## digital_loc
module digital_loc(
    input key_a,
    input key_b,
    input key_c,
    input key_d,
    input reset,
	 input clk,
    output [6:0] postion_state,
	 output  [3:0] x,
	 output reg [1:0] Led2,
	 output  [3:0] selector,
	 output reg dot,
	 output S_CLK,
	 output LR_CLK,
	 output M_CLK,
	 output  Sin
    );
	  wire tick;
	 reg [3:0] min2; reg[3:0] min1; reg[2:0] H1; reg [3:0] H2;
	 reg [3:0] A_min2; reg [3:0] A_min1; reg [1:0] A_H1; reg [3:0] A_H2;
	 reg [5:0] sec;
	 ClockDivider twohundredHZ(clk, tick, reset);
	 wire tempa, tempb, tempc, tempd;
	 Debouncing a(key_a,clk,tick,reset,tempa),
					b(key_b,clk,tick,reset,tempb),
					c(key_c,clk,tick,reset,tempc),
					d(key_d,clk,tick,reset,tempd);
	 wire tempAA,tempBB,tempCC,tempDD;
	Rising_Edge_Detector		AA(tempa,clk,tick,reset,tempAA),
									BB(tempb,clk,tick,reset,tempBB),
									CC(tempc,clk,tick,reset,tempCC),
									DD(tempd,clk,tick,reset,tempDD);
integer interal_counter;
reg alarm_sound;
reg [20:0] old_value;
reg condition_alarm;
 reg [3:0] state, nextState;
parameter state_Clock=4'b0001        ,state_Adjust_min2= 4'b0010;
parameter state_Adjust_min1= 4'b0011 ,state_Adjust_H2= 4'b0100;
parameter state_Adjust_H1= 4'b0101   ,state_Adjust_Amin2= 4'b0110;
parameter state_Adjust_Amin1= 4'b0111,state_Adjust_AH2= 4'b1000;
parameter state_Adjust_AH1= 4'b1001  ,state_Pause=4'b1010;
parameter state_Stop_A= 4'b1011      , state_Adjust_X=4'b1111;
assign x = state;
  ...
export LEC_CHECK = 0
export ABC_AREA = 1
export CAP_MARGIN = 20
export CORE_MARGIN = 2
export CORE_UTILIZATION = 72
export CTS_CLUSTER_SIZE = 11
export PLACE_DENSITY_LB_ADDON = 0.02
export SETUP_SLACK_MARGIN = 0.88
export SLEW_MARGIN = 20
create_clock -name core_clock -period 2.97 [get_ports {clk}]
run.sh (not shown) runs the stock make flow with config.mk's settings and CLKGATE_MAP_FILE=.
The starting point ran to the end with violations: negative setup slack.
Next try:
- ABC_AREA: 1 -> not set
- CORE_UTILIZATION: 72 -> 29
- CTS_CLUSTER_SIZE: 11 -> not set
- PLACE_DENSITY_LB_ADDON: 0.02 -> not set
- SETUP_SLACK_MARGIN: 0.88 -> not set
- clock period: 2.97 -> 5.3 ns (I/O delays scaled with it)
After rerunning: The new run finished clean; cell count went down by 16%; global-route usage went down by 28 points; synthesized area drops by 8.2%; synthesized cell count is lower by 27%; clock-buffer cell count fell by 9.
Next try:
- ABC_AREA: not set -> 1
- CORE_UTILIZATION: 29 -> 69
- CTS_CLUSTER_DIAMETER: not set -> 369
- PLACE_DENSITY: not set -> 0.39
- clock period: 5.3 -> 4.08 ns (I/O delays scaled with it)
Effect:
- The changed run went through all stages and came out clean
- cell area came out higher by 5.9%
- synthesized cell count climbs by 37%
- non-clock buffer count does not change
- total power came out higher by 32%
- global-route usage is higher by 23 points
- clock skew went down by 5.6 ps
- routed wire length went up by 22%
- clock power climbs by 35%
- utilization is higher by 43 points


digital_loc again, from the RTL that the note above started with.
clock: 2.99 ns
lec_check: 0
abc_area: 0
cap_margin: 20
core_margin: 2
core_utilization: 72
cts_cluster_diameter: 232
setup_slack_margin: 0.21
slew_margin: 20
The baseline finished but fails on setup timing.
==> next run, changes <==
- ABC_AREA: 0 -> not set
- CORE_UTILIZATION: 72 -> 40
- CTS_CLUSTER_DIAMETER: 232 -> not set
- SETUP_SLACK_MARGIN: 0.21 -> not set
- clock period: 2.99 -> 5.3 ns (I/O delays scaled with it)
Effect: The new run finished clean; cell count increases by a few percent; synthesized area does not change; synthesized cell count is unchanged; core utilization decreases by 42 points; power decreases by well over a third; register-to-register slack gets better by 1600 ps; wire length decreases by roughly a tenth; worst hold slack gets better by 440 ps; setup slack gets better by 1000 ps.
==> next run, changes <==
- CORE_UTILIZATION: 40 -> 56
- clock period: 5.3 -> 5.35 ns (I/O delays scaled with it)
The new run completed with no timing, DRC or antenna violations.
Non-clock buffer count grows by 3.
Routed wire length drops by 2.8%.
Clock power goes down by 9.2%.
Power came out lower by 5.2%.
Sequential power is about the same.
Design area decreases by 1.4%.
==> next run, changes <==
- CORE_UTILIZATION: 56 -> 10
- clock period: 5.35 -> 12.7 ns (I/O delays scaled with it)
After rerunning: The new run finished with timing, DRC and antenna clean; hold slack gains 21 ps; power decreases by well over a third; non-clock buffer count does not change; clock power went down by well over a third; cell area is higher by roughly a tenth; clock-buffer cell count increases by 1; clock skew shrinks by 5.0 ps; worst setup slack is better by 5700 ps.


Starting RTL as in the previous note.
==> flow/config.mk <==
export PLATFORM = sky130hd
export DESIGN_NAME = digital_loc
export DESIGN_NICKNAME = digital_loc
export VERILOG_FILES = /design/flow/design.v
export SDC_FILE = /design/flow/constraint.sdc
export NUM_CORES = 4
export LEC_CHECK = 0
export ABC_AREA = 0
export CAP_MARGIN = 20
export CORE_ASPECT_RATIO = 0.99
export CORE_MARGIN = 2
export CORE_UTILIZATION = 54
export CTS_CLUSTER_DIAMETER = 323
export GPL_ROUTABILITY_DRIVEN = 0
export GPL_TIMING_DRIVEN = 1
export MAX_ROUTING_LAYER = met4
export MIN_ROUTING_LAYER = met1
export PLACE_DENSITY = 0.51
export SLEW_MARGIN = 5
export TNS_END_PERCENT = 60
==> flow/constraint.sdc <==
create_clock -name core_clock -period 7.23 [get_ports {clk}]
set_input_delay 1.4460 -clock core_clock [delete_from_list [all_inputs] [get_ports {clk}]]
set_output_delay 1.4460 -clock core_clock [all_outputs]
set_load 0.01 [all_outputs]
The first run completed without violations.
Edit:
- ABC_AREA: 0 -> 1
- CORE_ASPECT_RATIO: 0.99 -> unset
- CORE_UTILIZATION: 54 -> 72
- CTS_CLUSTER_DIAMETER: 323 -> unset
- GPL_ROUTABILITY_DRIVEN: 0 -> unset
- GPL_TIMING_DRIVEN: 1 -> unset
- MAX_ROUTING_LAYER: met4 -> unset
- MIN_ROUTING_LAYER: met1 -> unset
- PLACE_DENSITY: 0.51 -> unset
- SLEW_MARGIN: 5 -> 20
- TNS_END_PERCENT: 60 -> unset
- clock period: 7.23 -> 2.97 ns (I/O delays scaled with it)
=> The changed run ran to the end with violations: negative hold slack; worst setup slack gets worse by 2.4 ns; routed wire length came out higher by 33%; critical path depth climbs by 2; sequential share of layout area drops by 3.5 points; total power rises by 130%; via count increases by 38%; synthesized cell count rose by 37%; clock skew climbs by 0.012 ns.
Edit:
- ABC_AREA: 1 -> unset
- CORE_UTILIZATION: 72 -> 58
- clock period: 2.97 -> 6.89 ns (I/O delays scaled with it)
=> The changed run passed the timing, design-rule and antenna checks; setup slack gains 2.2 ns; power shrinks by 57%; design area shrinks by 11%; routed wire length shrinks by about 26%.
Power figures rest on the tool's default switching activity, not on a simulated workload.
